===== flow/config.mk =====
export PLATFORM = sky130hd
export DESIGN_NAME = top
export DESIGN_NICKNAME = top
export VERILOG_FILES = /design/flow/design.v
export SDC_FILE = /design/flow/constraint.sdc
export NUM_CORES = 4
export LEC_CHECK = 0
export CAP_MARGIN = 0
export CORE_MARGIN = 2
export CORE_UTILIZATION = 72
export CTS_CLUSTER_SIZE = 89
export HOLD_SLACK_MARGIN = -0.09
export PLACE_DENSITY_LB_ADDON = 0.03
export SETUP_SLACK_MARGIN = 1.97
export SLEW_MARGIN = 20
export TNS_END_PERCENT = 5

===== flow/constraint.sdc =====
create_clock -name core_clock -period 6.78 [get_ports {clk}]
set_input_delay 1.3560 -clock core_clock [delete_from_list [all_inputs] [get_ports {clk}]]
set_output_delay 1.3560 -clock core_clock [all_outputs]
set_load 0.01 [all_outputs]

===== flow/run.sh =====
#!/bin/bash
# the make line also repeats each setting of config.mk as NAME=value (left out here)
make -C /OpenROAD-flow-scripts/flow DESIGN_CONFIG=/design/flow/config.mk WORK_HOME=/design/flow/orfs CLKGATE_MAP_FILE= finish

===== flow/design.v =====
`timescale 1ns / 1ps
module pid_controller(
    input  logic        clk,
    input  logic        rst_n,
    input  logic [15:0] setpoint,
    input  logic [15:0] feedback,
    input  logic [15:0] Kp,
    input  logic [15:0] Ki,
    input  logic [15:0] Kd,
    input  logic [15:0] clk_prescaler,
    output logic [15:0] control_signal
);
    logic signed [16:0]  error_s;         
    logic signed [16:0]  prev_error_s;
    logic signed [31:0]  integral_s;      
    logic signed [31:0]  derivative_s;
    logic [15:0] clk_divider;
    logic        sampling_flag;
    logic signed [31:0] kp_mul, ki_mul;
    logic signed [31:0] kd_mul;
    logic signed [31:0] control_calc;
    always_ff @(posedge clk or negedge rst_n) begin
        if (!rst_n) begin
            clk_divider    <= 16'h0000;
            sampling_flag  <= 1'b0;
        end else if (clk_divider == clk_prescaler) begin
            clk_divider    <= 16'h0000;
            sampling_flag  <= 1'b1;
        end else begin
            clk_divider    <= clk_divider + 16'd1;
            sampling_flag  <= 1'b0;
        end
    end
    always_comb begin
        error_s = $signed({1'b0, setpoint}) - $signed({1'b0, feedback});
        kp_mul = $signed({1'b0, Kp}) * error_s;
        ki_mul = $signed({1'b0, Ki}) * error_s;
        kd_mul = $signed({1'b0, Kd}) * (error_s - prev_error_s);
        control_calc = kp_mul + integral_s + kd_mul;
    end
    always_ff @(posedge clk or negedge rst_n) begin
        if (!rst_n) begin
            prev_error_s   <= '0;
            integral_s     <= '0;
            derivative_s   <= '0;
            control_signal <= 16'h0000;
        end else if (sampling_flag) begin
            integral_s   <= integral_s + ki_mul;
            derivative_s <= kd_mul;
            control_signal <= control_calc[15:0];
            prev_error_s <= error_s;
        end
    end
endmodule
`timescale 1ns/1ps
module top (
  input  logic        clk,
  input  logic        rst_n,
  input  logic [15:0] setpoint,
  input  logic [15:0] feedback,
  input  logic [15:0] Kp,
  input  logic [15:0] Ki,
  input  logic [15:0] Kd,
  input  logic [15:0] clk_prescaler,
  output logic [15:0] control_signal
);
  pid_controller u_dut (
    .clk(clk),
    .rst_n(rst_n),
    .setpoint(setpoint),
    .feedback(feedback),
    .Kp(Kp),
    .Ki(Ki),
    .Kd(Kd),
    .clk_prescaler(clk_prescaler),
    .control_signal(control_signal)
  );
endmodule

==> flow_summary_export.csv, run 1 <==
group,metric,value,unit
run_status,run_status,"finished with violations",
run_status,check-failures,"negative setup slack",
cells_and_area,fill_cells,968,
sta,rsz0062_at_grt,"yes",
sta,setup_viol,17,
logic_synthesis,mappedNetlistNets,2442,
worst_setup_path,worstPathBufferInverterCount,6,
logic_synthesis,synthTopCellsByCount,"inv_1 (411), fa_1 (293), nand2_1 (221)",
logic_synthesis,async_reset_ff_frac,1.00,
worst_setup_path,cp.depth,38,
cells_and_area,area_growth,25.4,%
grt,grt_max_degree,69,
place,dp_worst_setup_slack,-4.48,ns
drt,drc_violations_left,0,
worst_setup_path,worst_setup_path_endpoint,"u_dut.control_signal[15]",
grt,wire_length_of_the_first_global_routing_pass,84.3,mm
sta,timing_hold_violations_final,0,
grt,grt_use_total,0.458,
cts,number_of_hold_repair_buffers_added_at_the_cts_stage,0,
drt,drt_iter0_drc,1537,
logic_synthesis,synth.top_cells.by_area,"fa_1 (35%), ha_1 (14%), dfrtp_1 (9.6%)",
worst_setup_path,critical_path_s_slowest_cell,"fa_1",
run,timing.max_cap.violations,0,
logic_synthesis,synth_sequential_area_ratio,0.0961,
place,post-place-cells,2455,
drt,detailroute.wirelength.met3,6.67,mm
cts,clk_latency,0.37,ns
worst_setup_path,worst-setup-path-type,"input pin to register",
sta,post-route-worst-setup-slack,-3.94,ns
grt,antenna_found_initial,3,
run,log.warning_count,29,
logic_synthesis,ys_sh_aoi,0.0444,
worst_setup_path,worst-r2r-setup-slack,-2.00,ns
logic_synthesis,syn_avg_cell_area,9.12,um2
worst_hold_path,hold_path_startpoint,"u_dut.control_signal[12]",
sta,tightest_slew,0.926,ns
drt,routed_wl,58.4,mm
sta,fmax,93.3,MHz
worst_setup_path,crit-reg2reg-capture,"u_dut.control_signal[15]",
logic_synthesis,flop_cell,"dfrtp_1",
sta,clock_skew,0.0156,ns
sta,slew_headroom,0.382,
logic_synthesis,post_synth_and_or_nand_nor_area_fraction,0.157,
cts,clock_tree_from_tritoncts,"built",
worst_hold_path,holdPathStages,1,
logic_synthesis,top_cell,"inv_1",
worst_setup_path,worst_path_dominant_cell_family,"adder cells",
place,io_buffers,113,
logic_synthesis,logic_family,"adder cells",
logic_synthesis,synth-area-yosys,16900,um2
floorplan,vertical_die_dimension,157,um
place,routabilityCongestion,0.905,
drt,detailroute.wirelength.met2,27.5,mm
floorplan,floorplanUtilization,0.728,
drt,top_layer_used,"met5",
drt,route.detailed.wl_per_inst,23.5,um
logic_synthesis,yosys_warnings,1,
drt,route.antenna.remaining_nets,0,
drt,met1_length,18.5,mm
worst_hold_path,min_to,"u_dut.control_signal[12]",
worst_setup_path,highest_fanout_seen_on_the_critical_path,4,
floorplan,core_region_area,23300,um2
sta,finalClockPeriodUsage,1.58,
logic_synthesis,edf_count,0,
worst_setup_path,critical_path.most_common_cell,"fa_1",
logic_synthesis,synthDominantAreaCellType,"fa_1",
sta,slew_viol_final,0,
sta,finalSetupTns,-29.32,ns
floorplan,num_rows,56,
drt,drt-vias-per-instance,6.10,
drt,detailroute.via_count,15200,
floorplan,floorplan.die.width,157,um
grt,globalRoute.totalOverflow,0,
logic_synthesis,synthesis.instances,1856,
sta,holdWs,0.508,ns
worst_setup_path,r2r_start,"u_dut.prev_error_s[0]",
cells_and_area,nNetsFinal,2749,
worst_setup_path,crit_start,"feedback[7]",
worst_setup_path,end_kind,"register",
floorplan,ios,114,
worst_setup_path,rr_worst_depth,34,
cells_and_area,layout.cells.non_filler,2488,
cts,clock_root_buffer,"clkbuf_16",
worst_hold_path,hold_path_class,"register to register",
cts,cts.reportedPaths.clkPinSlew,0.06,ns
logic_synthesis,number_of_cells_in_yosys_stat,1856,
worst_setup_path,cp_data_required_time,7.03,ns
logic_synthesis,syn-cell-area,16900,um2
sta,finalCriticalPeriod,10.72,ns
logic_synthesis,mux_area_frac,0.0121,
worst_setup_path,critPathArrivalTime,10.96,ns
worst_setup_path,largest_stage_delay_worst_path,0.55,ns
logic_synthesis,synth.cellmix.adderShare,0.491,
cts,number_of_buffers_inserted_during_clock_tree_synthesis,9,
grt,grt_pass1_vias,16400,
logic_synthesis,top_area_frac,0.346,
place,dp.final_hpwl,38.2,mm
drt,detailedRoute.firstPassIterationCount,8,
floorplan,die-area,24800,um2
logic_synthesis,synth.ff_latch_count,65,
cts,htree_levels,3,
logic_synthesis,yosys.cell_types.count,52,
cts,max-clock-path-buffers,2,
cts,clock_sink_count,65,
worst_setup_path,worst_setup_path_start_kind,"input pin",
logic_synthesis,ys_sh_xor,0.0944,
## per-stage QoR
| step | instance area [um2] | util |
|---|---|---|
| 2_1_floorplan | 17100 | - |
| 3_3_place_gp | 20200 | 0.867 |
| 3_5_place_dp | 20200 | 0.867 |
| 4_1_cts | 21000 | 0.901 |
| 5_1_grt | 21200 | 0.913 |
| 6_report | 21200 | 0.913 |
## routing by layer
| metal | track usage | up-vias |
|---|---|---|
| li1 | - | 6147 |
| met1 | 0.505 | 7344 |
| met2 | 0.756 | 1207 |
| met3 | 0.135 | 485 |
| met4 | 0.332 | 6 |
| met5 | 0 | - |
## layout make-up
| cell class | instances | area [um2] | area share |
|---|---|---|---|
| diodes | 1 | 2.50 | 0.000118 |
| clock buffers | 9 | 225 | 0.0106 |
| clock inverters | 7 | 100 | 0.00472 |
| inverters | 411 | 1560 | 0.0733 |
| multi-input cells | 1317 | 14200 | 0.671 |
| flip-flops and latches | 65 | 1630 | 0.0767 |
| well taps | 319 | 399 | 0.0188 |
| repair buffers | 359 | 3070 | 0.145 |
## what timing repair did
action | 4_1_cts | 5_1_grt
resized | 105 | 51
endpoints found under the setup margin | 27 | 26
cloned | 0 | 0
buffers inserted | 9 | 7
pin swaps | 70 | 55
==> run 2: changes to the inputs <==
CAP_MARGIN = 15   (was 0)
CTS_CLUSTER_SIZE = 21   (was 89)
HOLD_SLACK_MARGIN = not set   (was -0.09)
PLACE_DENSITY = 0.67   (was not set)
PLACE_DENSITY_LB_ADDON = not set   (was 0.03)
SETUP_SLACK_MARGIN = 1.38   (was 1.97)
TNS_END_PERCENT = not set   (was 5)
clock period = 5.3 ns   (was 6.78 ns; I/O delays follow)
==> run 2 against run 1 <==
Net effect: the run now fails in global routing; synthesized cell count stayed put; die size stayed put; area after synthesis stayed put.
==> flow_summary_export.csv, run 2 <==
group,metric,value,unit
cts,clock_root_buffer,"clkbuf_16",
grt,globalRoute.totalOverflow,393,
logic_synthesis,synthDominantAreaCellType,"fa_1",
floorplan,floorplanUtilization,0.728,
floorplan,num_rows,56,
cts,number_of_buffers_inserted_during_clock_tree_synthesis,9,
logic_synthesis,yosys.cell_types.count,52,
place,io_buffers,113,
logic_synthesis,post_synth_and_or_nand_nor_area_fraction,0.157,
run_status,last-stage-reached,"global routing",
place,dpl-instance-area,20300,um2
logic_synthesis,synth.cellmix.adderShare,0.491,
floorplan,vertical_die_dimension,157,um
logic_synthesis,edf_count,0,
logic_synthesis,synthesis.instances,1856,
logic_synthesis,synth_sequential_area_ratio,0.0961,
logic_synthesis,yosys_warnings,1,
logic_synthesis,async_reset_ff_frac,1.00,
logic_synthesis,mappedNetlistNets,2442,
logic_synthesis,synth.top_cells.by_area,"fa_1 (35%), ha_1 (14%), dfrtp_1 (9.6%)",
logic_synthesis,top_area_frac,0.346,
floorplan,ios,114,
floorplan,core_region_area,23300,um2
logic_synthesis,ys_sh_xor,0.0944,
floorplan,die-area,24800,um2
floorplan,floorplan.die.width,157,um
grt,grt_use_total,0.874,
logic_synthesis,logic_family,"adder cells",
cts,max-clock-path-buffers,2,
logic_synthesis,mux_area_frac,0.0121,
cts,htree_levels,3,
cts,clock_sink_count,65,
logic_synthesis,flop_cell,"dfrtp_1",
logic_synthesis,syn-cell-area,16900,um2
logic_synthesis,synth-area-yosys,16900,um2
place,dp_worst_setup_slack,-5.88,ns
place,routabilityCongestion,0.956,
logic_synthesis,top_cell,"inv_1",
logic_synthesis,ys_sh_aoi,0.0444,
run_status,run_status,"stopped before the end",
run_status,error_message,"[ERROR GRT-0232] Routing congestion too high. Check the congestion heatmap in the GUI.",
logic_synthesis,syn_avg_cell_area,9.12,um2
logic_synthesis,synth.ff_latch_count,65,
logic_synthesis,number_of_cells_in_yosys_stat,1856,
place,dp.final_hpwl,37.4,mm
logic_synthesis,synthTopCellsByCount,"inv_1 (411), fa_1 (293), nand2_1 (221)",
-- run 2: routing by layer --
layer	global-route usage	GRT overflow
met4	0.956	135
met3	0.745	10
met5	0.443	1
met1	0.833	9
met2	1.02	238
-- run 2: per-stage QoR --
stage	instances	hold WS [ns]	setup TNS, ns
4_1_cts	2527	0.510	-50.93
3_5_place_dp	2458	0.496	-72.54
3_3_place_gp	2458	0.490	-67.75
2_1_floorplan	1856	0.474	-43.32
-- run 2: repair_timing --
action	4_1_cts
pin swaps	116
hold buffers	0
gates cloned	2
gates resized	222
setup buffers	51
endpoints found under the setup margin	29
==> run 3: changes to the inputs <==
CAP_MARGIN = 10   (was 15)
CELL_PAD_IN_SITES_DETAIL_PLACEMENT = 2   (was not set)
CORE_ASPECT_RATIO = 0.73   (was not set)
CORE_MARGIN = 10   (was 2)
CORE_UTILIZATION = 40   (was 72)
CTS_CLUSTER_SIZE = 82   (was 21)
GPL_ROUTABILITY_DRIVEN = 0   (was not set)
GPL_TIMING_DRIVEN = 0   (was not set)
MAX_ROUTING_LAYER = met4   (was not set)
MIN_ROUTING_LAYER = met2   (was not set)
PLACE_DENSITY = not set   (was 0.67)
SETUP_SLACK_MARGIN = not set   (was 1.38)
clock period = 13.6 ns   (was 5.3 ns; I/O delays follow)
==> run 3 against run 2 <==
Net effect: the run again fails in global routing; die size increased by 110%; synthesized cell count unchanged; area after synthesis unchanged.
==> flow_summary_export.csv, run 3 <==
group,metric,value,unit
run_status,error_message,"[ERROR GRT-0116] Global routing finished with congestion. Check the congestion regions in the DRC Viewer.",
logic_synthesis,logic_family,"adder cells",
floorplan,die-area,51100,um2
logic_synthesis,synth_sequential_area_ratio,0.0961,
place,post-place-cells,2525,
logic_synthesis,ys_sh_aoi,0.0444,
logic_synthesis,synthesis.instances,1856,
logic_synthesis,edf_count,0,
logic_synthesis,synth.top_cells.by_area,"fa_1 (35%), ha_1 (14%), dfrtp_1 (9.6%)",
run_status,run_status,"stopped before the end",
logic_synthesis,top_area_frac,0.346,
run_status,last-stage-reached,"global routing",
floorplan,vertical_die_dimension,196,um
logic_synthesis,synthDominantAreaCellType,"fa_1",
grt,globalRoute.totalOverflow,12,
logic_synthesis,yosys_warnings,1,
floorplan,core_region_area,41900,um2
logic_synthesis,flop_cell,"dfrtp_1",
logic_synthesis,ys_sh_xor,0.0944,
logic_synthesis,synth.ff_latch_count,65,
floorplan,num_rows,64,
logic_synthesis,syn-cell-area,16900,um2
cts,htree_levels,3,
logic_synthesis,yosys.cell_types.count,52,
logic_synthesis,mappedNetlistNets,2442,
cts,clock_root_buffer,"clkbuf_16",
logic_synthesis,synth.cellmix.adderShare,0.491,
logic_synthesis,synthTopCellsByCount,"inv_1 (411), fa_1 (293), nand2_1 (221)",
place,dp.final_hpwl,62.2,mm
logic_synthesis,async_reset_ff_frac,1.00,
logic_synthesis,number_of_cells_in_yosys_stat,1856,
cts,clock_sink_count,65,
logic_synthesis,synth-area-yosys,16900,um2
logic_synthesis,mux_area_frac,0.0121,
logic_synthesis,post_synth_and_or_nand_nor_area_fraction,0.157,
logic_synthesis,syn_avg_cell_area,9.12,um2
floorplan,floorplanUtilization,0.404,
place,dp_worst_setup_slack,-2.04,ns
grt,grt_use_total,0.604,
logic_synthesis,top_cell,"inv_1",
floorplan,ios,114,
cts,max-clock-path-buffers,2,
place,io_buffers,107,
floorplan,floorplan.die.width,261,um
cts,number_of_buffers_inserted_during_clock_tree_synthesis,9,
run 3: repair_timing:
action                                  CTS
cloned                                    0
hold endpoints to repair                  0
pin swaps                                21
endpoints found under the setup margin    1
resized                                  77
buffers inserted                         11
hold buffers                              0
run 3: through the flow:
stage | hold WS (ns) | TNS (ns) | cell area [um2] | util
global placement | 0.489 | -1.36 | 18700 | 0.447
detailed placement | 0.498 | -2.25 | 18700 | 0.447
floorplan | 0.474 | 0 | 16900 | -
CTS | 0.511 | 0 | 19500 | 0.465
run 3: routing by layer:
metal / global-route usage / overflow
met5: - / -
met2: 0.628 / 2
met3: 0.687 / 10
met1: - / -
met4: 0.412 / 0
==> run 4: changes to the inputs <==
ABC_AREA = 1   (was not set)
CAP_MARGIN = 20   (was 10)
CELL_PAD_IN_SITES_DETAIL_PLACEMENT = not set   (was 2)
CORE_ASPECT_RATIO = not set   (was 0.73)
CORE_MARGIN = 2   (was 10)
CORE_UTILIZATION = 70   (was 40)
CTS_CLUSTER_DIAMETER = 354   (was not set)
CTS_CLUSTER_SIZE = 15   (was 82)
GPL_ROUTABILITY_DRIVEN = not set   (was 0)
GPL_TIMING_DRIVEN = not set   (was 0)
MAX_ROUTING_LAYER = not set   (was met4)
MIN_ROUTING_LAYER = not set   (was met2)
clock period = 6.46 ns   (was 13.6 ns; I/O delays follow)
==> run 4 against run 3 <==
Net effect: the run again fails in global routing; die size decreased by 47%; area after synthesis is 6.0% higher; synthesized cell count grew 30%.
==> flow_summary_export.csv, run 4 <==
group,metric,value,unit
run_status,run_status,"stopped before the end",
run_status,last-stage-reached,"global routing",
run_status,error_message,"[ERROR GRT-0232] Routing congestion too high. Check the congestion heatmap in the GUI.",
logic_synthesis,post_synth_and_or_nand_nor_area_fraction,0.225,
logic_synthesis,synth.cellmix.adderShare,0.463,
logic_synthesis,synthTopCellsByCount,"inv_1 (628), nand2_1 (546), fa_1 (293)",
place,io_buffers,113,
floorplan,vertical_die_dimension,164,um
logic_synthesis,yosys.cell_types.count,47,
logic_synthesis,mux_area_frac,0,
cts,htree_levels,3,
logic_synthesis,syn_avg_cell_area,7.44,um2
grt,globalRoute.totalOverflow,2249,
place,routabilityCongestion,0.981,
cts,number_of_buffers_inserted_during_clock_tree_synthesis,9,
logic_synthesis,top_area_frac,0.327,
logic_synthesis,logic_family,"adder cells",
logic_synthesis,flop_cell,"dfrtp_1",
floorplan,floorplan.die.width,164,um
logic_synthesis,synth.top_cells.by_area,"fa_1 (33%), ha_1 (14%), inv_1 (13%)",
cts,clock_root_buffer,"clkbuf_16",
logic_synthesis,synth-area-yosys,18000,um2
place,dp_worst_setup_slack,-3.38,ns
logic_synthesis,synth.ff_latch_count,65,
logic_synthesis,edf_count,0,
logic_synthesis,synthesis.instances,2415,
grt,grt_use_total,0.980,
cts,clock_sink_count,65,
logic_synthesis,mappedNetlistNets,3001,
logic_synthesis,ys_sh_aoi,0.0378,
floorplan,ios,114,
logic_synthesis,synthDominantAreaCellType,"fa_1",
logic_synthesis,yosys_warnings,1,
floorplan,num_rows,58,
logic_synthesis,ys_sh_xor,0.0395,
cts,max-clock-path-buffers,2,
logic_synthesis,number_of_cells_in_yosys_stat,2415,
logic_synthesis,async_reset_ff_frac,1.00,
place,dp.final_hpwl,49.1,mm
logic_synthesis,syn-cell-area,18000,um2
logic_synthesis,synth_sequential_area_ratio,0.0906,
floorplan,floorplanUtilization,0.713,
floorplan,die-area,26900,um2
place,post-place-cells,3130,
logic_synthesis,top_cell,"inv_1",
floorplan,core_region_area,25200,um2
## run 4: repair_timing
action	in CTS
setup endpoints to repair	22
pin swaps	109
endpoints found under the hold margin	0
hold buffers	0
setup buffers	45
gates resized	177
## run 4: through the flow
| step | hold WS, ns | instance area [um2] | util | setup TNS [ns] |
|---|---|---|---|---|
| detailed placement | 0.467 | 22100 | 0.878 | -42.14 |
| floorplan | 0.453 | 18400 | - | -16.00 |
| global placement | 0.455 | 22100 | 0.878 | -36.87 |
| CTS | 0.483 | 23500 | 0.931 | -24.46 |
## run 4: layer usage
metal	overflow	GRT usage
met5	4	0.451
met1	32	0.844
met4	499	1.16
met2	1675	1.31
met3	39	0.713
==> run 5: changes to the inputs <==
CAP_MARGIN = 0   (was 20)
CORE_ASPECT_RATIO = 0.5   (was not set)
CORE_UTILIZATION = 69   (was 70)
CTS_CLUSTER_DIAMETER = 375   (was 354)
CTS_CLUSTER_SIZE = 100   (was 15)
PLACE_DENSITY = 0.37   (was not set)
SETUP_SLACK_MARGIN = 1.7   (was not set)
TNS_END_PERCENT = 10   (was not set)
clock period = 7.44 ns   (was 6.46 ns; I/O delays follow)
==> run 5 against run 4 <==
Net effect: now fails the layout checks on negative setup slack; die size grew 1.7%; area after synthesis is the same; synthesized cell count is the same.
==> flow_summary_export.csv, run 5 <==
group,metric,value,unit
place,dpl-instance-area,21700,um2
logic_synthesis,synthTopCellsByCount,"inv_1 (628), nand2_1 (546), fa_1 (293)",
floorplan,ios,114,
worst_setup_path,worst-r2r-setup-slack,-0.56,ns
cts,cts.reportedPaths.clkPinSlew,0.07,ns
logic_synthesis,flop_cell,"dfrtp_1",
logic_synthesis,edf_count,0,
worst_hold_path,hold_path_class,"register to register",
cts,number_of_buffers_inserted_during_clock_tree_synthesis,9,
drt,route.detailed.wl_per_inst,20.8,um
floorplan,num_rows,41,
logic_synthesis,number_of_cells_in_yosys_stat,2415,
logic_synthesis,yosys.cell_types.count,47,
cells_and_area,layout.cells.non_filler,3143,
worst_setup_path,crit_start,"feedback[3]",
worst_setup_path,critPathArrivalTime,10.20,ns
logic_synthesis,synth-area-yosys,18000,um2
sta,rsz0062_at_grt,"yes",
logic_synthesis,synth.cellmix.adderShare,0.463,
drt,routed_wl,65.3,mm
grt,grt_pass1_vias,18600,
drt,detailedRoute.firstPassIterationCount,12,
floorplan,floorplanUtilization,0.707,
logic_synthesis,synthDominantAreaCellType,"fa_1",
worst_setup_path,worst-setup-path-type,"input pin to register",
sta,tightest_slew,1.04,ns
worst_hold_path,holdPathStages,2,
place,post-place-cells,3113,
worst_setup_path,largest_stage_delay_worst_path,0.68,ns
worst_setup_path,worst_setup_path_start_kind,"input pin",
cts,clock_root_buffer,"clkbuf_16",
logic_synthesis,ys_sh_xor,0.0395,
run_status,check-failures,"negative setup slack",
worst_setup_path,worst_path_dominant_cell_family,"adder cells",
logic_synthesis,yosys_warnings,1,
floorplan,die-area,27400,um2
sta,fmax,101,MHz
logic_synthesis,top_area_frac,0.327,
worst_setup_path,worstPathBufferInverterCount,11,
cts,clk_latency,0.38,ns
logic_synthesis,syn-cell-area,18000,um2
logic_synthesis,ys_sh_aoi,0.0378,
worst_setup_path,critical_path.most_common_cell,"nand2_2",
logic_synthesis,async_reset_ff_frac,1.00,
cells_and_area,design_area,22800,um2
logic_synthesis,mux_area_frac,0,
logic_synthesis,synth_sequential_area_ratio,0.0906,
worst_setup_path,highest_fanout_seen_on_the_critical_path,4,
drt,route.antenna.remaining_nets,0,
logic_synthesis,mappedNetlistNets,3001,
sta,slew_viol_final,0,
cts,number_of_hold_repair_buffers_added_at_the_cts_stage,0,
worst_setup_path,critical_path_s_slowest_cell,"fa_1",
sta,clock_skew,0.0107,ns
cts,max-clock-path-buffers,2,
drt,drt_iter0_drc,2327,
worst_hold_path,hold_path_startpoint,"u_dut.control_signal[0]",
sta,post-route-worst-setup-slack,-2.50,ns
worst_setup_path,cp_data_required_time,7.70,ns
cells_and_area,area_growth,27.1,%
floorplan,core_region_area,25400,um2
worst_hold_path,min_to,"u_dut.control_signal[0]",
worst_setup_path,r2r_start,"u_dut.prev_error_s[0]",
drt,drt-vias-per-instance,5.86,
sta,finalClockPeriodUsage,1.34,
worst_setup_path,crit-reg2reg-capture,"u_dut.control_signal[15]",
cts,clock_tree_from_tritoncts,"built",
run,log.warning_count,31,
logic_synthesis,post_synth_and_or_nand_nor_area_fraction,0.225,
grt,grt_use_total,0.457,
grt,antenna_found_initial,2,
sta,setup_viol,13,
logic_synthesis,synth.ff_latch_count,65,
worst_setup_path,end_kind,"register",
place,routabilityCongestion,0.968,
worst_setup_path,cp.depth,44,
grt,wire_length_of_the_first_global_routing_pass,95.4,mm
place,io_buffers,113,
cells_and_area,fill_cells,1156,
floorplan,floorplan.die.width,232,um
run,timing.max_cap.violations,0,
logic_synthesis,synth.top_cells.by_area,"fa_1 (33%), ha_1 (14%), inv_1 (13%)",
run_status,run_status,"finished with violations",
drt,drc_violations_left,0,
worst_setup_path,worst_setup_path_endpoint,"u_dut.control_signal[15]",
sta,slew_headroom,0.305,
cts,clock_sink_count,65,
sta,finalCriticalPeriod,9.94,ns
logic_synthesis,top_cell,"inv_1",
cells_and_area,nNetsFinal,3378,
drt,detailroute.via_count,18400,
logic_synthesis,syn_avg_cell_area,7.44,um2
place,dp.final_hpwl,47.4,mm
grt,grt_max_degree,69,
sta,timing_hold_violations_final,0,
floorplan,vertical_die_dimension,118,um
logic_synthesis,logic_family,"adder cells",
place,dp_worst_setup_slack,-2.52,ns
worst_setup_path,rr_worst_depth,36,
logic_synthesis,synthesis.instances,2415,
cts,htree_levels,3,
grt,globalRoute.totalOverflow,0,
run 5: timing repair:
item / 4_1_cts / 5_1_grt
setup endpoints to repair: 26 / 25
pin swaps: 29 / 56
cloned: 0 / 0
gates resized: 76 / 81
setup buffers: 6 / 6
run 5: through the flow:
step | hold slack, ns | util | setup TNS, ns
after CTS | 0.479 | 0.883 | -13.00
final | 0.476 | 0.898 | -16.84
after detailed placement | 0.468 | 0.856 | -24.43
after global placement | 0.454 | 0.856 | -21.33
after global routing | 0.489 | 0.898 | -20.20
after floorplan | 0.453 | - | -8.68
run 5: layout make-up:
cell class / count / area, um2 / area share
Multi-Input combinational cell: 1667 / 14600 / 0.640
Clock buffer: 11 / 243 / 0.0106
Tap cell: 344 / 430 / 0.0189
Sequential cell: 65 / 1630 / 0.0713
Timing Repair Buffer: 413 / 3440 / 0.151
Clock inverter: 5 / 55.1 / 0.00241
Inverter: 636 / 2400 / 0.105
Antenna cell: 2 / 5.00 / 0.000219
run 5: per-layer routing:
layer / part of all wire / up-vias / GRT usage
met5: 0 / - / 0
met4: 0.081 / 0 / 0.248
met3: 0.14 / 460 / 0.121
met2: 0.43 / 1452 / 0.705
met1: 0.35 / 8645 / 0.590
li1: - / 7864 / -
==> run 6: changes to the inputs <==
ABC_AREA = not set   (was 1)
CAP_MARGIN = 20   (was 0)
CORE_ASPECT_RATIO = not set   (was 0.5)
CORE_UTILIZATION = 72   (was 69)
CTS_CLUSTER_DIAMETER = not set   (was 375)
CTS_CLUSTER_SIZE = 22   (was 100)
PLACE_DENSITY = 0.35   (was 0.37)
SETUP_SLACK_MARGIN = -0.6   (was 1.7)
TNS_END_PERCENT = 5   (was 10)
clock period = 6.88 ns   (was 7.44 ns; I/O delays follow)
==> run 6 against run 5 <==
Net effect: design area is 8.1% lower; global-route usage decreased by 2.7 points; worst hold slack improved by 0.030 ns; sequential cell count unchanged; register-to-register slack worse by 1.3 ns; wire length shrank 20%; clock-buffer cell count did not move; critical path type unchanged; clock skew up 0.0035 ns; still fails the layout checks on negative setup slack; die size down 9.7%; worst setup slack lost 1.3 ns; via count is 21% lower.
==> flow_summary_export.csv, run 6 <==
group,metric,value,unit
cts,clock_root_buffer,"clkbuf_16",
worst_setup_path,end_kind,"register",
logic_synthesis,synthTopCellsByCount,"inv_1 (411), fa_1 (293), nand2_1 (221)",
cts,number_of_buffers_inserted_during_clock_tree_synthesis,9,
sta,fmax,93.8,MHz
worst_setup_path,critPathArrivalTime,10.89,ns
sta,slew_viol_final,0,
drt,routed_wl,52.2,mm
logic_synthesis,edf_count,0,
worst_setup_path,worst_setup_path_endpoint,"u_dut.control_signal[15]",
logic_synthesis,async_reset_ff_frac,1.00,
sta,clock_skew,0.0142,ns
cts,clock_sink_count,65,
logic_synthesis,mux_area_frac,0.0121,
worst_setup_path,highest_fanout_seen_on_the_critical_path,3,
drt,drc_violations_left,0,
floorplan,num_rows,56,
cts,htree_levels,3,
place,dp.final_hpwl,37.6,mm
cells_and_area,comb_area,14100,um2
place,routabilityCongestion,0.982,
worst_setup_path,rr_worst_depth,33,
drt,detailroute.via_count,14500,
worst_setup_path,worst-r2r-setup-slack,-1.90,ns
logic_synthesis,synthesis.instances,1856,
logic_synthesis,synthDominantAreaCellType,"fa_1",
place,io_buffers,113,
worst_setup_path,crit-reg2reg-capture,"u_dut.control_signal[15]",
logic_synthesis,top_cell,"inv_1",
logic_synthesis,yosys_warnings,1,
logic_synthesis,ys_sh_aoi,0.0444,
worst_setup_path,critical_path.most_common_cell,"fa_1",
worst_hold_path,min_to,"u_dut.control_signal[12]",
drt,insertedDiodeCount,0,
logic_synthesis,number_of_cells_in_yosys_stat,1856,
floorplan,core_region_area,23300,um2
logic_synthesis,logic_family,"adder cells",
drt,route.antenna.remaining_nets,0,
cts,clk_latency,0.36,ns
cells_and_area,nNetsFinal,2735,
logic_synthesis,post_synth_and_or_nand_nor_area_fraction,0.157,
cts,number_of_hold_repair_buffers_added_at_the_cts_stage,0,
sta,finalClockPeriodUsage,1.55,
sta,timing_hold_violations_final,0,
floorplan,ios,114,
logic_synthesis,ys_sh_xor,0.0944,
grt,grt_max_degree,66,
floorplan,floorplanUtilization,0.728,
logic_synthesis,mappedNetlistNets,2442,
sta,post-route-worst-setup-slack,-3.78,ns
grt,antenna_found_initial,0,
worst_setup_path,cp_data_required_time,7.12,ns
grt,grt_use_total,0.430,
logic_synthesis,flop_cell,"dfrtp_1",
logic_synthesis,top_area_frac,0.346,
logic_synthesis,synth.cellmix.adderShare,0.491,
worst_setup_path,critical_path_s_slowest_cell,"fa_1",
cells_and_area,seq_area,1630,um2
sta,setup_viol,17,
floorplan,floorplan.die.width,157,um
drt,detailedRoute.firstPassIterationCount,6,
worst_setup_path,r2r_start,"u_dut.prev_error_s[0]",
drt,drt-vias-per-instance,5.87,
worst_setup_path,worst_path_dominant_cell_family,"adder cells",
sta,holdWs,0.506,ns
cts,cts.reportedPaths.clkPinSlew,0.06,ns
logic_synthesis,synth.top_cells.by_area,"fa_1 (35%), ha_1 (14%), dfrtp_1 (9.6%)",
logic_synthesis,yosys.cell_types.count,52,
cts,clock_tree_from_tritoncts,"built",
cts,max-clock-path-buffers,2,
drt,drt_iter0_drc,1269,
worst_hold_path,holdPathStages,1,
sta,rsz0062_at_grt,"yes",
run_status,check-failures,"negative setup slack",
logic_synthesis,synth.ff_latch_count,65,
logic_synthesis,syn-cell-area,16900,um2
cells_and_area,fill_cells,1058,
worst_setup_path,cp.depth,40,
worst_setup_path,largest_stage_delay_worst_path,0.57,ns
worst_setup_path,worst_setup_path_start_kind,"input pin",
floorplan,die-area,24800,um2
logic_synthesis,syn_avg_cell_area,9.12,um2
drt,route.detailed.wl_per_inst,21.1,um
cells_and_area,area_growth,23.8,%
grt,globalRoute.totalOverflow,0,
worst_setup_path,worst-setup-path-type,"input pin to register",
worst_hold_path,hold_path_class,"register to register",
worst_hold_path,hold_path_startpoint,"u_dut.control_signal[12]",
worst_setup_path,worstPathBufferInverterCount,7,
sta,tightest_slew,0.922,ns
logic_synthesis,synth-area-yosys,16900,um2
grt,grt_pass1_vias,16200,
run_status,run_status,"finished with violations",
run,log.warning_count,31,
run,timing.max_cap.violations,0,
floorplan,vertical_die_dimension,157,um
worst_setup_path,crit_start,"setpoint[0]",
logic_synthesis,synth_sequential_area_ratio,0.0961,
grt,wire_length_of_the_first_global_routing_pass,80.1,mm
sta,slew_headroom,0.385,
sta,finalCriticalPeriod,10.66,ns
-- run 6: per-layer routing --
metal / vias up / global-route usage / routed length [um]
met5: - / 0 / 0
met4: 0 / 0.284 / 4190
met3: 333 / 0.0823 / 4520
met2: 958 / 0.737 / 25800
met1: 7115 / 0.491 / 17700
li1: 6109 / - / -
-- run 6: what timing repair did --
item,4_1_cts,5_1_grt
endpoints found under the setup margin,17,15
buffers inserted,11,4
gates resized,94,35
pin swaps,65,40
-- run 6: layout make-up --
cell class                      count  share of cell area
Inverter                          411              0.0742
Sequential cell                    65              0.0776
Timing Repair Buffer              345               0.141
Multi-Input combinational cell   1317               0.674
Tap cell                          319              0.0190
Clock inverter                      5             0.00179
Clock buffer                       11              0.0121
-- run 6: through the flow --
| stage | worst slack (ns) | util | TNS [ns] | area (um2) | cells |
|---|---|---|---|---|---|
| after floorplan | -3.45 | - | -21.95 | 17100 | 1856 |
| after global placement | -4.20 | 0.863 | -38.64 | 20100 | 2443 |
| after detailed placement | -4.47 | 0.863 | -42.40 | 20100 | 2443 |
| after CTS | -3.65 | 0.894 | -24.37 | 20800 | 2469 |
| after global routing | -4.07 | 0.901 | -31.91 | 21000 | 2473 |
| final | -3.78 | 0.901 | -28.10 | 21000 | 2473 |
==> run 7: changes to the inputs <==
CTS_CLUSTER_DIAMETER = 28   (was not set)
CTS_CLUSTER_SIZE = 81   (was 22)
PLACE_DENSITY = not set   (was 0.35)
PLACE_DENSITY_LB_ADDON = 0.27   (was not set)
SETUP_SLACK_MARGIN = 1.93   (was -0.6)
clock period = 6.75 ns   (was 6.88 ns; I/O delays follow)
==> run 7 against run 6 <==
Net effect: still fails the layout checks on negative setup slack; global-route usage increased by 5.8 points; sequential cell count unchanged; worst hold slack better by 0.0034 ns; clock skew increased by 0.0019 ns; design area rose by 0.46%; via count rose by 5.0%; critical path type unchanged; largest cell class unchanged; highest routed layer unchanged.
==> flow_summary_export.csv, run 7 <==
group,metric,value,unit
logic_synthesis,logic_family,"adder cells",
logic_synthesis,edf_count,0,
grt,grt_pass1_vias,17300,
place,dp.final_hpwl,39.8,mm
logic_synthesis,synth.top_cells.by_area,"fa_1 (35%), ha_1 (14%), dfrtp_1 (9.6%)",
sta,timing_hold_violations_final,0,
sta,rsz0062_at_grt,"yes",
cells_and_area,design_area,21100,um2
sta,fmax,93.1,MHz
drt,routed_wl,59.4,mm
place,routabilityCongestion,0.969,
sta,tightest_slew,0.945,ns
logic_synthesis,syn-cell-area,16900,um2
worst_hold_path,hold_path_startpoint,"u_dut.control_signal[2]",
worst_setup_path,cp.depth,40,
logic_synthesis,mux_area_frac,0.0121,
worst_setup_path,worst_setup_path_endpoint,"u_dut.control_signal[15]",
worst_hold_path,min_to,"u_dut.control_signal[2]",
cells_and_area,area_growth,24.4,%
floorplan,floorplanUtilization,0.728,
run_status,run_status,"finished with violations",
logic_synthesis,syn_avg_cell_area,9.12,um2
grt,grt_use_total,0.488,
logic_synthesis,synthDominantAreaCellType,"fa_1",
drt,drc_violations_left,0,
place,dpl-instance-area,20100,um2
worst_setup_path,end_kind,"register",
logic_synthesis,async_reset_ff_frac,1.00,
sta,finalClockPeriodUsage,1.59,
logic_synthesis,yosys.cell_types.count,52,
drt,route.antenna.remaining_nets,0,
run_status,check-failures,"negative setup slack",
worst_setup_path,r2r_start,"u_dut.prev_error_s[0]",
sta,holdWs,0.509,ns
worst_setup_path,critPathArrivalTime,11.00,ns
worst_setup_path,worst-r2r-setup-slack,-2.07,ns
floorplan,ios,114,
logic_synthesis,synthesis.instances,1856,
logic_synthesis,synth-area-yosys,16900,um2
grt,grt_max_degree,69,
logic_synthesis,synth.ff_latch_count,65,
drt,detailroute.via_count,15200,
run,log.warning_count,29,
worst_hold_path,hold_path_class,"register to register",
sta,finalCriticalPeriod,10.74,ns
logic_synthesis,ys_sh_xor,0.0944,
worst_setup_path,worstPathBufferInverterCount,8,
worst_setup_path,worst_setup_path_start_kind,"input pin",
cts,clock_tree_from_tritoncts,"built",
cts,max-clock-path-buffers,2,
worst_setup_path,critical_path_s_slowest_cell,"fa_1",
drt,insertedDiodeCount,0,
cts,cts.reportedPaths.clkPinSlew,0.07,ns
drt,drt-vias-per-instance,6.13,
worst_setup_path,rr_worst_depth,34,
worst_setup_path,crit-reg2reg-capture,"u_dut.control_signal[15]",
logic_synthesis,top_cell,"inv_1",
cts,clk_latency,0.37,ns
grt,wire_length_of_the_first_global_routing_pass,89.4,mm
logic_synthesis,synth.cellmix.adderShare,0.491,
grt,antenna_found_initial,0,
logic_synthesis,mappedNetlistNets,2442,
worst_setup_path,highest_fanout_seen_on_the_critical_path,3,
run,timing.max_cap.violations,0,
cts,clock_root_buffer,"clkbuf_16",
floorplan,die-area,24800,um2
cts,number_of_buffers_inserted_during_clock_tree_synthesis,9,
worst_setup_path,worst_path_dominant_cell_family,"adder cells",
cts,number_of_hold_repair_buffers_added_at_the_cts_stage,0,
logic_synthesis,synth_sequential_area_ratio,0.0961,
floorplan,num_rows,56,
sta,setup_viol,18,
drt,drt_iter0_drc,1666,
cells_and_area,layout.cells.non_filler,2487,
sta,slew_viol_final,0,
logic_synthesis,ys_sh_aoi,0.0444,
cells_and_area,fill_cells,947,
place,io_buffers,113,
grt,globalRoute.totalOverflow,0,
drt,route.detailed.wl_per_inst,23.9,um
cts,clock_sink_count,65,
logic_synthesis,flop_cell,"dfrtp_1",
floorplan,floorplan.die.width,157,um
worst_hold_path,holdPathStages,1,
cells_and_area,nNetsFinal,2749,
drt,detailedRoute.firstPassIterationCount,7,
cts,htree_levels,3,
logic_synthesis,yosys_warnings,1,
worst_setup_path,largest_stage_delay_worst_path,0.56,ns
worst_setup_path,critical_path.most_common_cell,"fa_1",
logic_synthesis,post_synth_and_or_nand_nor_area_fraction,0.157,
logic_synthesis,synthTopCellsByCount,"inv_1 (411), fa_1 (293), nand2_1 (221)",
logic_synthesis,top_area_frac,0.346,
logic_synthesis,number_of_cells_in_yosys_stat,1856,
place,post-place-cells,2447,
sta,clock_skew,0.0161,ns
worst_setup_path,crit_start,"feedback[1]",
worst_setup_path,cp_data_required_time,7.01,ns
sta,slew_headroom,0.370,
sta,finalSetupTns,-34.92,ns
worst_setup_path,worst-setup-path-type,"input pin to register",
floorplan,core_region_area,23300,um2
sta,post-route-worst-setup-slack,-3.99,ns
floorplan,vertical_die_dimension,157,um
[run 7: per-stage QoR]
| step | setup WS (ns) | util |
|---|---|---|
| finish | -3.99 | 0.906 |
| global route | -4.25 | 0.906 |
| CTS | -3.69 | 0.899 |
| detailed placement | -4.54 | 0.863 |
| global placement | -4.23 | 0.863 |
| floorplan | -3.56 | - |
[run 7: per-layer routing]
layer  track usage  vias to the layer above  share of wire
met1         0.516                     7243           0.30
met4         0.443                        0           0.12
met5             0                        -              0
met3         0.151                      566           0.12
li1              -                     6145              -
met2         0.781                     1282           0.46
[run 7: layout make-up]
class	count	area [um2]	share of cell area
inverters	411	1560	0.0738
well taps	319	399	0.0189
clock buffers	10	239	0.0113
clock inverters	6	90.1	0.00428
repair buffers	359	3030	0.144
multi-input cells	1317	14100	0.670
flip-flops and latches	65	1630	0.0773
[run 7: timing repair]
item | in CTS | in global routing
buffers inserted | 20 | 4
setup endpoints to repair | 27 | 26
pin swaps | 79 | 39
gates resized | 103 | 29
==> run 8: changes to the inputs <==
CORE_UTILIZATION = 70   (was 72)
CTS_CLUSTER_DIAMETER = not set   (was 28)
CTS_CLUSTER_SIZE = 15   (was 81)
PLACE_DENSITY_LB_ADDON = not set   (was 0.27)
SETUP_SLACK_MARGIN = not set   (was 1.93)
TNS_END_PERCENT = not set   (was 5)
clock period = 7.65 ns   (was 6.75 ns; I/O delays follow)
==> run 8 against run 7 <==
Net effect: the layout still fails its checks (negative setup slack); clock skew decreased by 0.0084 ns; sequential share of layout area decreased by 0.12 points; core utilization about the same.
==> flow_summary_export.csv, run 8 <==
group,metric,value,unit
drt,route.antenna.remaining_nets,0,
cts,number_of_hold_repair_buffers_added_at_the_cts_stage,0,
logic_synthesis,async_reset_ff_frac,1.00,
cts,max-clock-path-buffers,2,
grt,antenna_found_initial,1,
worst_setup_path,end_kind,"register",
logic_synthesis,syn_avg_cell_area,9.12,um2
place,io_buffers,113,
worst_hold_path,hold_path_startpoint,"u_dut.clk_divider[0]",
worst_setup_path,largest_stage_delay_worst_path,0.56,ns
cts,number_of_buffers_inserted_during_clock_tree_synthesis,9,
logic_synthesis,synthDominantAreaCellType,"fa_1",
cts,clock_sink_count,65,
place,dpl-instance-area,20000,um2
grt,grt_util_met1,0.454,
logic_synthesis,yosys_warnings,1,
worst_setup_path,highest_fanout_seen_on_the_critical_path,3,
logic_synthesis,synthTopCellsByCount,"inv_1 (411), fa_1 (293), nand2_1 (221)",
cts,cts.reportedPaths.clkPinSlew,0.06,ns
logic_synthesis,synthesis.instances,1856,
worst_setup_path,worst-r2r-setup-slack,-1.16,ns
logic_synthesis,syn-cell-area,16900,um2
logic_synthesis,synth_sequential_area_ratio,0.0961,
worst_setup_path,worst_setup_path_endpoint,"u_dut.control_signal[15]",
grt,grt_most_used_layer,"met2",
logic_synthesis,synth.top_cells.by_area,"fa_1 (35%), ha_1 (14%), dfrtp_1 (9.6%)",
floorplan,floorplanUtilization,0.717,
worst_hold_path,holdPathStages,1,
logic_synthesis,top_cell,"inv_1",
floorplan,num_rows,56,
place,post-place-cells,2430,
logic_synthesis,yosys.cell_types.count,52,
worst_setup_path,crit-reg2reg-capture,"u_dut.control_signal[15]",
cts,clock_tree_from_tritoncts,"built",
worst_setup_path,cp_data_required_time,7.89,ns
logic_synthesis,mappedNetlistNets,2442,
sta,setup_viol,13,
sta,clock_skew,0.00765,ns
grt,gr-usage-met2,0.703,
place,routabilityCongestion,0.932,
logic_synthesis,ys_sh_aoi,0.0444,
cts,clock_root_buffer,"clkbuf_16",
worst_hold_path,min_to,"u_dut.clk_divider[0]",
drt,route.detailed.wl_per_inst,22.1,um
sta,slew_headroom,0.373,
drt,detailedRoute.firstPassIterationCount,6,
worst_setup_path,worst-setup-path-type,"input pin to register",
logic_synthesis,edf_count,0,
sta,fmax,92.8,MHz
logic_synthesis,logic_family,"adder cells",
cells_and_area,layout.cells.non_filler,2478,
worst_setup_path,critical_path_s_slowest_cell,"fa_2",
floorplan,core_region_area,23600,um2
run,log.warning_count,31,
sta,timing_hold_violations_final,0,
grt,grt_max_degree,79,
worst_setup_path,crit_start,"setpoint[0]",
sta,finalCriticalPeriod,10.77,ns
drt,drt_iter0_drc,1363,
cells_and_area,fill_cells,1044,
drt,drc_violations_left,0,
grt,wire_length_of_the_first_global_routing_pass,80.7,mm
run_status,check-failures,"negative setup slack",
grt,grt_use_total,0.407,
logic_synthesis,synth-area-yosys,16900,um2
logic_synthesis,mux_area_frac,0.0121,
logic_synthesis,top_area_frac,0.346,
worst_setup_path,critPathArrivalTime,11.02,ns
cells_and_area,design_area,21400,um2
logic_synthesis,number_of_cells_in_yosys_stat,1856,
run,timing.max_cap.violations,0,
worst_setup_path,worstPathBufferInverterCount,6,
floorplan,floorplan.die.width,160,um
place,dp.final_hpwl,37.2,mm
grt,groute.layer.met3.usage,0.0828,
grt,globalRoute.totalOverflow,0,
worst_setup_path,rr_worst_depth,35,
logic_synthesis,synth.ff_latch_count,65,
sta,slew_viol_final,0,
logic_synthesis,ys_sh_xor,0.0944,
worst_setup_path,cp.depth,40,
sta,rsz0062_at_grt,"yes",
cts,clk_latency,0.36,ns
sta,holdWs,0.511,ns
run_status,run_status,"finished with violations",
floorplan,ios,114,
drt,routed_wl,54.6,mm
sta,post-route-worst-setup-slack,-3.12,ns
cells_and_area,nNetsFinal,2740,
cells_and_area,area_growth,26.3,%
grt,grt_pass1_vias,16400,
drt,detailroute.via_count,14600,
logic_synthesis,post_synth_and_or_nand_nor_area_fraction,0.157,
cts,htree_levels,3,
worst_hold_path,hold_path_class,"register to register",
worst_setup_path,critical_path.most_common_cell,"fa_2",
logic_synthesis,flop_cell,"dfrtp_1",
worst_setup_path,worst_path_dominant_cell_family,"adder cells",
floorplan,die-area,25400,um2
drt,insertedDiodeCount,0,
sta,finalClockPeriodUsage,1.41,
floorplan,vertical_die_dimension,160,um
worst_setup_path,worst_setup_path_start_kind,"input pin",
sta,tightest_slew,0.940,ns
drt,drt-vias-per-instance,5.91,
worst_setup_path,r2r_start,"u_dut.prev_error_s[0]",
logic_synthesis,synth.cellmix.adderShare,0.491,
run 8: per-layer routing:
metal | wire length, um | share of wire | up-vias
li1 | - | - | 6126
met1 | 18200 | 0.33 | 7162
met2 | 26700 | 0.49 | 992
met3 | 5060 | 0.093 | 362
met4 | 4690 | 0.086 | 0
met5 | 0 | 0 | -
run 8: layout make-up:
class                      instances  area, um2  share of cell area
multi-input combinational       1317      14500               0.676
timing repair buffer             350       3030               0.142
sequential                        65       1630              0.0761
inverter                         411       1560              0.0727
tap                              319        399              0.0187
clock buffer                      11        253              0.0118
clock inverter                     5       61.3             0.00287
run 8: what timing repair did:
action / in CTS / in global routing
endpoints found under the setup margin: 16 / 14
resized: 134 / 57
pin swaps: 109 / 62
gates cloned: 0 / 1
setup buffers: 25 / 9
run 8: through the flow:
step	setup slack (ns)	utilization	setup TNS, ns
4_1_cts	-3.06	0.890	-13.77
3_3_place_gp	-3.56	0.849	-25.36
2_1_floorplan	-2.83	-	-12.93
3_5_place_dp	-3.94	0.849	-28.67
5_1_grt	-3.46	0.906	-20.08
6_report	-3.12	0.906	-17.28
==> run 9: changes to the inputs <==
CORE_UTILIZATION = 72   (was 70)
CTS_CLUSTER_SIZE = 99   (was 15)
PLACE_DENSITY_LB_ADDON = 0.26   (was not set)
SETUP_SLACK_MARGIN = 1.44   (was not set)
TNS_END_PERCENT = 5   (was not set)
clock period = 9.96 ns   (was 7.65 ns; I/O delays follow)
==> run 9 against run 8 <==
Net effect: still fails the layout checks on negative setup slack; sequential share of layout area rose by 0.44 points; worst hold slack got worse by 0.0036 ns; non-clock buffer count is 98 lower; synthesized cell count is the same; critical path type unchanged; critical endpoint unchanged.
==> flow_summary_export.csv, run 9 <==
group,metric,value,unit
logic_synthesis,synthDominantAreaCellType,"fa_1",
grt,grt_use_total,0.403,
logic_synthesis,number_of_cells_in_yosys_stat,1856,
cts,clk_latency,0.36,ns
grt,grt_pass1_vias,15500,
logic_synthesis,async_reset_ff_frac,1.00,
cells_and_area,nNetsFinal,2642,
worst_hold_path,min_to,"u_dut.control_signal[12]",
worst_setup_path,cp.depth,38,
sta,timing_hold_violations_final,0,
worst_setup_path,end_kind,"register",
cts,number_of_buffers_inserted_during_clock_tree_synthesis,9,
worst_setup_path,critPathArrivalTime,11.45,ns
cts,number_of_hold_repair_buffers_added_at_the_cts_stage,0,
run,timing.max_cap.violations,0,
floorplan,ios,114,
logic_synthesis,yosys.cell_types.count,52,
cells_and_area,area_growth,19.4,%
logic_synthesis,syn-cell-area,16900,um2
sta,finalSetupTns,-2.19,ns
cts,clock_sink_count,65,
worst_setup_path,worst_path_dominant_cell_family,"adder cells",
logic_synthesis,synthTopCellsByCount,"inv_1 (411), fa_1 (293), nand2_1 (221)",
logic_synthesis,edf_count,0,
grt,grt_max_degree,70,
cts,clock_root_buffer,"clkbuf_16",
place,io_buffers,113,
sta,finalClockPeriodUsage,1.12,
drt,routed_wl,50.4,mm
worst_setup_path,worst-r2r-setup-slack,1.25,ns
cts,max-clock-path-buffers,2,
sta,fmax,89.3,MHz
logic_synthesis,ys_sh_xor,0.0944,
worst_setup_path,worst_setup_path_start_kind,"input pin",
floorplan,floorplanUtilization,0.728,
drt,route.antenna.remaining_nets,0,
worst_setup_path,r2r_start,"u_dut.prev_error_s[0]",
floorplan,vertical_die_dimension,157,um
logic_synthesis,yosys_warnings,1,
floorplan,die-area,24800,um2
sta,finalCriticalPeriod,11.19,ns
sta,slew_viol_final,0,
logic_synthesis,mappedNetlistNets,2442,
run_status,check-failures,"negative setup slack",
drt,insertedDiodeCount,0,
place,dp.final_hpwl,34.8,mm
worst_hold_path,hold_path_class,"register to register",
drt,route.detailed.wl_per_inst,21.2,um
run,log.warning_count,29,
grt,wire_length_of_the_first_global_routing_pass,75.5,mm
worst_setup_path,worst-setup-path-type,"input pin to register",
place,dp_worst_setup_slack,-1.89,ns
cells_and_area,design_area,20200,um2
logic_synthesis,syn_avg_cell_area,9.12,um2
logic_synthesis,logic_family,"adder cells",
cts,htree_levels,3,
logic_synthesis,synth.top_cells.by_area,"fa_1 (35%), ha_1 (14%), dfrtp_1 (9.6%)",
worst_hold_path,hold_path_startpoint,"u_dut.control_signal[12]",
sta,tightest_slew,0.874,ns
sta,setup_viol,4,
logic_synthesis,synth.cellmix.adderShare,0.491,
logic_synthesis,top_area_frac,0.346,
floorplan,core_region_area,23300,um2
floorplan,floorplan.die.width,157,um
grt,antenna_found_initial,0,
drt,drt-vias-per-instance,5.92,
logic_synthesis,synth_sequential_area_ratio,0.0961,
logic_synthesis,mux_area_frac,0.0121,
worst_setup_path,rr_worst_depth,33,
worst_setup_path,crit-reg2reg-capture,"u_dut.control_signal[15]",
sta,rsz0062_at_grt,"yes",
worst_setup_path,crit_start,"feedback[7]",
grt,globalRoute.totalOverflow,0,
logic_synthesis,post_synth_and_or_nand_nor_area_fraction,0.157,
worst_setup_path,largest_stage_delay_worst_path,0.49,ns
logic_synthesis,synth.ff_latch_count,65,
sta,holdWs,0.507,ns
sta,slew_headroom,0.417,
cts,clock_tree_from_tritoncts,"built",
cts,cts.reportedPaths.clkPinSlew,0.07,ns
place,routabilityCongestion,0.991,
place,dpl-instance-area,19300,um2
logic_synthesis,top_cell,"inv_1",
drt,detailroute.via_count,14100,
logic_synthesis,ys_sh_aoi,0.0444,
logic_synthesis,synth-area-yosys,16900,um2
drt,detailedRoute.firstPassIterationCount,6,
logic_synthesis,flop_cell,"dfrtp_1",
floorplan,num_rows,56,
worst_setup_path,critical_path_s_slowest_cell,"fa_1",
drt,drc_violations_left,0,
worst_setup_path,cp_data_required_time,10.21,ns
worst_hold_path,holdPathStages,1,
logic_synthesis,synthesis.instances,1856,
worst_setup_path,worstPathBufferInverterCount,6,
sta,post-route-worst-setup-slack,-1.23,ns
worst_setup_path,highest_fanout_seen_on_the_critical_path,3,
run_status,run_status,"finished with violations",
sta,clock_skew,0.0136,ns
worst_setup_path,worst_setup_path_endpoint,"u_dut.control_signal[15]",
drt,drt_iter0_drc,1294,
## run 9: layout make-up
cell class | count | area [um2]
fillers | 1136 | 3050
well taps | 319 | 399
flip-flops and latches | 65 | 1630
multi-input cells | 1317 | 14100
clock inverters | 6 | 91.3
inverters | 411 | 1560
repair buffers | 252 | 2170
clock buffers | 10 | 229
## run 9: timing repair
item / CTS / global route
endpoints found under the setup margin: 12 / 11
gates resized: 93 / 27
pin swaps: 66 / 48
hold endpoints to repair: 0 / 0
buffers inserted: 13 / 4
## run 9: layer usage
layer | vias up | wire length (um) | track usage
li1 | 5938 | - | -
met1 | 6862 | 16600 | 0.448
met2 | 966 | 24500 | 0.696
met3 | 330 | 4940 | 0.0823
met4 | 0 | 4370 | 0.275
met5 | - | 0 | 0
## run 9: stage by stage
step           instances  utilization
5_1_grt             2380        0.869
3_3_place_gp        2347        0.830
2_1_floorplan       1856            -
3_5_place_dp        2347        0.830
4_1_cts             2376        0.861
6_report            2380        0.869
==> run 10: changes to the inputs <==
ABC_AREA = 1   (was not set)
CELL_PAD_IN_SITES_GLOBAL_PLACEMENT = 0   (was not set)
CORE_ASPECT_RATIO = 0.5   (was not set)
CORE_UTILIZATION = 51   (was 72)
CTS_CLUSTER_DIAMETER = 340   (was not set)
CTS_CLUSTER_SIZE = 100   (was 99)
PLACE_DENSITY = 0.86   (was not set)
PLACE_DENSITY_LB_ADDON = not set   (was 0.26)
SETUP_SLACK_MARGIN = -0.51   (was 1.44)
TNS_END_PERCENT = 15   (was 5)
clock period = 12.5 ns   (was 9.96 ns; I/O delays follow)
==> run 10 against run 9 <==
Net effect: the run now finishes clean; via count rose by 13%; critical path depth rose by 2; sequential cell count did not move; worst setup slack improved by 2.2 ns; register-to-register slack improved by 3.4 ns.
==> flow_summary_export.csv, run 10 <==
group,metric,value,unit
logic_synthesis,synth.cellmix.adderShare,0.463,
worst_hold_path,min_to,"u_dut.control_signal[4]",
run,timing.max_cap.violations,0,
floorplan,floorplanUtilization,0.519,
floorplan,ios,114,
drt,routed_wl,51.0,mm
logic_synthesis,number_of_cells_in_yosys_stat,2415,
worst_setup_path,rr_worst_depth,33,
logic_synthesis,yosys_warnings,1,
logic_synthesis,top_area_frac,0.327,
worst_setup_path,cp_data_required_time,12.75,ns
worst_setup_path,worst-setup-path-type,"input pin to register",
logic_synthesis,synth_sequential_area_ratio,0.0906,
grt,grt_max_degree,69,
place,dp.final_hpwl,42.0,mm
worst_setup_path,r2r_start,"u_dut.prev_error_s[5]",
grt,antenna_found_initial,0,
cts,cts-resized-gates,0,
drt,drt-vias-per-instance,5.33,
sta,slew_headroom,0.360,
drt,detailedRoute.firstPassIterationCount,8,
cts,post_cts_buffers,0,
floorplan,die-area,36800,um2
worst_setup_path,highest_fanout_seen_on_the_critical_path,9,
logic_synthesis,synthesis.instances,2415,
drt,insertedDiodeCount,0,
logic_synthesis,yosys.cell_types.count,47,
cts,clock_sink_count,65,
sta,rsz0062_at_grt,"no",
logic_synthesis,flop_cell,"dfrtp_1",
run_status,run_status,"finished clean",
cells_and_area,fill_cells,3006,
worst_setup_path,worst_path_dominant_cell_family,"adder cells",
sta,finalCriticalPeriod,11.57,ns
logic_synthesis,synth.ff_latch_count,65,
cts,cts.reportedPaths.clkPinSlew,0.06,ns
drt,drc_violations_left,0,
cts,htree_levels,3,
drt,route.detailed.wl_per_inst,17.1,um
logic_synthesis,synthDominantAreaCellType,"fa_1",
worst_hold_path,hold_path_class,"register to register",
worst_setup_path,cp.depth,40,
grt,grt_pass1_vias,16100,
worst_setup_path,critPathArrivalTime,11.82,ns
logic_synthesis,ys_sh_aoi,0.0378,
grt,wire_length_of_the_first_global_routing_pass,82.2,mm
sta,timing_hold_violations_final,0,
logic_synthesis,ys_sh_xor,0.0395,
sta,tightest_slew,0.960,ns
worst_setup_path,largest_stage_delay_worst_path,0.56,ns
worst_setup_path,worst_setup_path_start_kind,"input pin",
logic_synthesis,mappedNetlistNets,3001,
drt,route.antenna.remaining_nets,0,
sta,setup_viol,0,
drt,drt_iter0_drc,1753,
cells_and_area,finalCoreUtilization,0.574,
drt,detailroute.via_count,15900,
worst_setup_path,crit_start,"feedback[0]",
cts,number_of_buffers_inserted_during_clock_tree_synthesis,9,
cts,clk_latency,0.37,ns
floorplan,floorplan.die.width,269,um
logic_synthesis,syn-cell-area,18000,um2
place,io_buffers,113,
worst_setup_path,critical_path.most_common_cell,"fa_1",
worst_hold_path,hold_path_startpoint,"u_dut.control_signal[4]",
worst_hold_path,holdPathStages,2,
cells_and_area,nNetsFinal,3091,
sta,clock_skew,0.00584,ns
cts,clock_tree_from_tritoncts,"built",
logic_synthesis,mux_area_frac,0,
cells_and_area,area_growth,10.5,%
logic_synthesis,async_reset_ff_frac,1.00,
place,routabilityCongestion,0.980,
logic_synthesis,logic_family,"adder cells",
logic_synthesis,synth-area-yosys,18000,um2
logic_synthesis,post_synth_and_or_nand_nor_area_fraction,0.225,
logic_synthesis,synth.top_cells.by_area,"fa_1 (33%), ha_1 (14%), inv_1 (13%)",
worst_setup_path,end_kind,"register",
logic_synthesis,syn_avg_cell_area,7.44,um2
sta,finalSetupTns,0,ns
worst_setup_path,critical_path_s_slowest_cell,"fa_1",
cts,clock_root_buffer,"clkbuf_16",
sta,fmax,86.5,MHz
worst_setup_path,worst-r2r-setup-slack,4.61,ns
cts,number_of_hold_repair_buffers_added_at_the_cts_stage,0,
worst_setup_path,worstPathBufferInverterCount,9,
logic_synthesis,top_cell,"inv_1",
worst_setup_path,worst_setup_path_endpoint,"u_dut.control_signal[15]",
floorplan,core_region_area,34600,um2
grt,grt_use_total,0.285,
worst_setup_path,crit-reg2reg-capture,"u_dut.control_signal[15]",
logic_synthesis,edf_count,0,
run,log.warning_count,26,
cts,max-clock-path-buffers,2,
floorplan,num_rows,48,
sta,finalClockPeriodUsage,0.925,
sta,slew_viol_final,0,
floorplan,vertical_die_dimension,137,um
grt,globalRoute.totalOverflow,0,
logic_synthesis,synthTopCellsByCount,"inv_1 (628), nand2_1 (546), fa_1 (293)",
[run 10: per-stage QoR]
stage / hold slack [ns] / area (um2) / std cells / setup slack (ns)
3_5_place_dp: 0.466 / 19600 / 2969 / 0.734
5_1_grt: 0.503 / 19900 / 2985 / 0.473
6_report: 0.475 / 19900 / 2985 / 0.933
2_1_floorplan: 0.453 / 18000 / 2415 / 1.79
4_1_cts: 0.481 / 19800 / 2985 / 1.10
3_3_place_gp: 0.453 / 19600 / 2969 / 1.00
[run 10: final cells by class]
cell class                      instances  area [um2]  share of cell area
Inverter                              636        2390               0.120
Multi-Input combinational cell       1667       13700               0.692
Sequential cell                        65        1630              0.0819
Clock inverter                          6        41.3             0.00208
Timing Repair Buffer                  126        1220              0.0616
Tap cell                              475         594              0.0299
Clock buffer                           10         239              0.0120
[run 10: metal layers]
layer / GRT usage / up-vias / wire length [um]
met5: 0.00263 / - / 0
met4: 0.131 / 0 / 2440
met3: 0.0532 / 172 / 4920
met2: 0.475 / 809 / 23500
met1: 0.367 / 7651 / 20200
li1: - / 7283 / -
